## job 9325
// my_chip
module my_chip (
    input logic [11:0] io_in,  
    output logic [11:0] io_out,  
    input logic clock,
    input logic reset  
);
    ChipInterface #(.FRE(25000)) chipInterface_inst(
        .clock(clock),
        .confirm(io_in[0]),
        .clear(io_in[1]),
        .algorithm_select_mode(io_in[2]),
        .reset(reset),
        .enter0(io_in[3]), 
        .enter1(io_in[4]),
        .led(io_out[5:0])
    );
    assign io_out[11:6] = 6'b0;
endmodule
For scale: roughly 150 flip-flops, ~26 I/O pins.
==> flow/config.mk <==
export PLATFORM = sky130hd
export DESIGN_NAME = my_chip
export DESIGN_NICKNAME = my_chip
export VERILOG_FILES = /design/flow/design.v
export SDC_FILE = /design/flow/constraint.sdc
export NUM_CORES = 4
export LEC_CHECK = 0
export CAP_MARGIN = 5
export CORE_MARGIN = 2
export CORE_UTILIZATION = 72
export CTS_CLUSTER_DIAMETER = 130
export PLACE_DENSITY = 0.65
export SLEW_MARGIN = 20
==> flow/constraint.sdc <==
create_clock -name core_clock -period 6.51 [get_ports {clock}]
set_input_delay 1.3020 -clock core_clock [delete_from_list [all_inputs] [get_ports {clock}]]
set_output_delay 1.3020 -clock core_clock [all_outputs]
set_load 0.01 [all_outputs]
run.sh (not shown) runs the stock make flow with config.mk's settings and CLKGATE_MAP_FILE=.
The following lists how job 9595 was set up differently from job 9325:
- CAP_MARGIN changed from 5 to 20
- CORE_UTILIZATION changed from 72 to 40
- PLACE_DENSITY removed (was 0.65)
- CTS_CLUSTER_DIAMETER removed (was 130)
- the clock period (ns, I/O delays scaled along) changed from 6.51 to 10.0
### Flow results
The higher logic depth of the worst path, buffers included of job 9595 and job 9325 is in job 9325. Comparing job 9595 and job 9325, synthesis-to-finish area growth is lower on job 9325. Diff job 9595 and job 9325: non-clock buffer count lower in job 9325. As far as quantity of gates resized following cts is concerned, job 9595 and job 9325 perform about the same. As far as sequential cell count goes, job 9325 and job 9595 are indistinguishable; the numbers are identical. Run comparison: job 9595 launching instance or port of the critical path chipInterface_inst.inst_OTP_generator.lfsr[2]; job 9325 launching instance or port of the critical path chipInterface_inst.inst_OTP_generator.lfsr[4]. Taking job 9325 as the reference, in job 9595 global-route usage now sits lower, share of the core filled with cells in the final layout lost 33 points.
Input changes introduced in job 5776 (baseline for comparison: job 9595):
- CORE_ASPECT_RATIO: unset -> 0.5
- CORE_UTILIZATION: 40 -> 48
- TNS_END_PERCENT: unset -> 35
- ABC_AREA: unset -> 1
- SLEW_MARGIN: 20 -> 35
- CTS_CLUSTER_DIAMETER: unset -> 354
- CTS_CLUSTER_SIZE: unset -> 99
--- outcome ---
Diff job 9595 -> job 5776: average cell area after synthesis down 18%, first-pass GRT wire length up 8.2 mm, max-slew headroom at the worst pin up 8.2 points. Measured against job 9595, the number of non-clock inverters in the layout of job 5776 comes out at 3.4 times the reference value. In job 5776 relative to job 9595, combinational power had gone down by more than 10%. After synthesis and placement, the instance count of job 5776 is above that of job 9595. Job 5776 vs job 9595: total power down slightly.
The inputs of job 3811 differ from those of job 5776 as listed below.
- CORE_UTILIZATION now 40, was 48
- CTS_CLUSTER_DIAMETER no longer set, was 354
- SLEW_MARGIN now 20, was 35
- MAX_ROUTING_LAYER now met4, previously not set
- TNS_END_PERCENT no longer set, was 35
- ABC_AREA no longer set, was 1
- CORE_ASPECT_RATIO no longer set, was 0.5
- CTS_CLUSTER_SIZE now 13, was 99
==> results <==
In the flow results for job 5776 and job 3811, the fraction of met3 tracks used by global routing is larger on job 5776. Between job 5776 and job 3811, the flow reports total power after layout increasing slightly. Summary of job 3811 over job 5776: post-route cell area lost about 6%; half-perimeter wire length after placement went down 25%; post-synth area from yosys stat went down by 710 sq um; die size now sits higher. Taking job 5776 as 1.0, job 3811 lands at 1.17 on well tap count.

========
## build 71
my_chip again, from the RTL that the note above started with.
clock: 2.45 ns
lec_check: 0
abc_area: 1
cap_margin: 40
core_aspect_ratio: 0.5
core_margin: 2
core_utilization: 72
cts_cluster_diameter: 397
cts_cluster_size: 97
place_density_lb_addon: 0.3
setup_slack_margin: 0.15
slew_margin: 0
To summarise build 71: no stage aborted, but the layout did not pass its checks, failing on negative setup slack.
Here is what was changed in the inputs of build 62 compared with build 71.
Settings: CAP_MARGIN changed from 40 to 20; PLACE_DENSITY_LB_ADDON removed (was 0.3); SETUP_SLACK_MARGIN changed from 0.15 to -0.26; CTS_CLUSTER_SIZE removed (was 97); SLEW_MARGIN changed from 0 to 20; CTS_CLUSTER_DIAMETER removed (was 397); TNS_END_PERCENT newly set to 5; CORE_ASPECT_RATIO removed (was 0.5); the clock period (ns, I/O delays scaled along) changed from 2.45 to 2.59.
==> comparison <==
| build 62 | all stages done | FAIL | negative setup slack |. Side by side, post-route total power turned out lower in build 62 than in build 71. Build 62 vs. build 71: critical path depth shows a reduction of 2; summed area of non-filler cells in the final layout shows a reduction of 2.2%. Of build 62 and build 71, the higher maximum vdd drop belongs to build 62. Build 62 vs build 71 — detail-routed net length per standard cell dropped by a little under 10%. Build 71 -> build 62: flip-flop and latch area flat. Looking only at total routing resource utilization after global routing, and setting everything else aside, the higher value of build 62 and build 71 goes to build 71.
Input-level comparison between build 91 and build 62:
Settings: ABC_AREA no longer set, was 1; TNS_END_PERCENT no longer set, was 5; SETUP_SLACK_MARGIN no longer set, was -0.26; the clock period (ns, I/O delays scaled along) now 4.25, was 2.59.
Results
Re switching power as a share of total power: build 91 and build 62 aren't equal, and the higher value belongs to build 62. ~same clock transition at the registers of the reported paths in build 91 and build 62. Cmp build 91 vs build 62: register-to-register slack higher in build 91. Compared with build 62, build 91 shows a logic share of the area that is 2.3 points higher. From build 62 to build 91, final number of max-transition violations did not move at all. Build 91: flow completed, timing, DRC and antenna clean. Wire: build 91 routes less than build 62. Looking only at critical path required time, and setting everything else aside, the lower value of build 91 and build 62 goes to build 62. Comparing build 91 and build 62, internal power is lower on build 91. Per the comparison of build 91 with build 62, clock power share fell by 2.5 points; number of buffer and inverter instances along the worst setup path rose by 1.

========
alpha:
my_chip again, from the RTL that the note above started with.
make LEC_CHECK=0 ABC_AREA=1 CAP_MARGIN=20 CORE_MARGIN=2 CORE_UTILIZATION=67 CTS_CLUSTER_SIZE=96 SLEW_MARGIN=20 finish   # period 15.3 ns
Edits applied to the flow inputs when going from alpha to beta:
- removing CTS_CLUSTER_SIZE (formerly 96)
- removing ABC_AREA (formerly 1)
- changing CORE_UTILIZATION from 67 to 72
- changing the clock period (ns, I/O delays scaled along) from 15.3 to 2.59
==> comparison <==
- Maximum fanout encountered on the critical timing path on beta is down relative to alpha.
- Via count of the first global-routing pass for beta: 257 down relative to alpha
- beta vs alpha: arrival time at the worst endpoint down in beta
- On global-route track usage on met2: beta sits above alpha.
- Summary of beta over alpha: critical path depth has increased, cell total in the yosys stat output has decreased, combinational group share of total power has increased, number of distinct library cells after synthesis has increased, post-layout utilization of the core has increased.
- Number of buffers other than clock buffers in the final layout on beta is up relative to alpha.
- beta -> stages 100% | layout checks FAIL | negative setup slack
Edits applied to the flow inputs when going from beta to gamma:
- CORE_UTILIZATION: 72 -> 40
- the clock period (ns, I/O delays scaled along): 2.59 -> 4.42
[summary]
Summary of gamma and beta: one run falls short of a clean finish, namely beta. beta: complete, dirty (negative setup slack). gamma: total via count in the routed design 891 below beta. Relative to beta, power density relative to cell area has gone down in gamma. In the reports for gamma and beta, the smaller clock power belongs to gamma.
#### Input delta (delta over gamma)
- a change of CORE_UTILIZATION from 40 to 18
- a change of the clock period (ns, I/O delays scaled along) from 4.42 to 15.3
Results
The final layout from delta, which completed every stage, passed the timing, DRC and antenna checks at the end of the flow. The busiest layer in global routing comes out met1 in one run and met2 in the other, namely in gamma and delta respectively. Compared with gamma, in delta area of all placed cells without fillers went up, first-pass GRT wire length moved up. Taking delta as 1.0, gamma lands at 0.41 on number of fillers in the final layout. Compared with gamma, in delta slack of the worst reg-to-reg path now larger, count of clock-buffer cells in the layout now smaller. On delta: net count of the finished layout is 9 lower than what gamma gave. delta vs. gamma: maximum frequency dropped 16%; transition time at the pin with the least slew margin now sits lower.
Modified inputs, epsilon compared to delta
- an added PLACE_DENSITY of 0.37
- a change of CORE_UTILIZATION from 18 to 72
- an added ABC_AREA of 1
- a change of the clock period (ns, I/O delays scaled along) from 15.3 to 2.59
Notes after the runs:
Of the two values seen for dominant power group, clock was produced by epsilon and sequential cells by delta. Between delta and epsilon, power per cell area is higher for epsilon, delta comes in under that. epsilon against delta: fraction of the core area occupied by cells at floorplan went up by 56 points; yosys-reported design area after synthesis higher; filler cell count decreased by 4811 relative to the old numbers; routed metal-1 wire length went up by 20%. Any difference in fraction of power spent switching nets between epsilon and delta is small enough to ignore. Cell area in epsilon is about 7% above delta. Re total number of vias: delta was lower than epsilon. Status for delta and epsilon: clean finish in delta only.

========
Starting RTL as in the previous note.
Settings: LEC_CHECK=0, CAP_MARGIN=20, CORE_ASPECT_RATIO=1.45, CORE_MARGIN=2, CORE_UTILIZATION=31, PLACE_DENSITY=0.79, SETUP_SLACK_MARGIN=0.83, SLEW_MARGIN=20, TNS_END_PERCENT=5; clock period 3.25 ns.
The starting point completed and failed the layout checks on setup timing.
Rerun with:
- ABC_AREA: not set -> 1
- CORE_ASPECT_RATIO: 1.45 -> not set
- CORE_UTILIZATION: 31 -> 72
- PLACE_DENSITY: 0.79 -> not set
- SETUP_SLACK_MARGIN: 0.83 -> 0.51
- clock period: 3.25 -> 2.59 ns (I/O delays scaled with it)
The changed run finished with setup timing left.
Clock skew stays flat.
Register-to-register slack is worse by 570 ps.
Synthesized area grows by 7.4%.
Global-route usage grows by 23 points.
Final cell count grows by about 9%.
Setup slack is worse by 570 ps.
Cell area grows by 5.1%.
Rerun with:
- CORE_ASPECT_RATIO: not set -> 1.33
- SETUP_SLACK_MARGIN: 0.51 -> not set
- TNS_END_PERCENT: 5 -> not set
- clock period: 2.59 -> 2.45 ns (I/O delays scaled with it)
The new run produced a layout that fails on setup timing.
Worst hold slack stays flat.
Register-to-register slack degrades by 270 ps.
Area after synthesis does not change.
First-iteration DRC count goes up by 3.5%.
Routed wire length grows by 3.7%.
Sequential power went up by about 6%.
Critical path depth does not change.
Power rises by 8.7%.
Clock skew hardly moves.
Via count went up by 2.2%.
Rerun with:
- CORE_ASPECT_RATIO: 1.33 -> not set
- CTS_CLUSTER_DIAMETER: not set -> 227
- CTS_CLUSTER_SIZE: not set -> 68
- clock period: 2.45 -> 2.55 ns (I/O delays scaled with it)
Effect: The new run ran to the end with violations: setup timing; die area stays flat; worst setup slack is better by 200 ps; clock power fell by a few percent; utilization is higher by 1.5 points; register-to-register slack gains 200 ps; routed wire length grows by a little under a tenth; power drops by a few percent; clock skew came out higher by 3.7 ps.
Power and IR drop assume default switching activity.
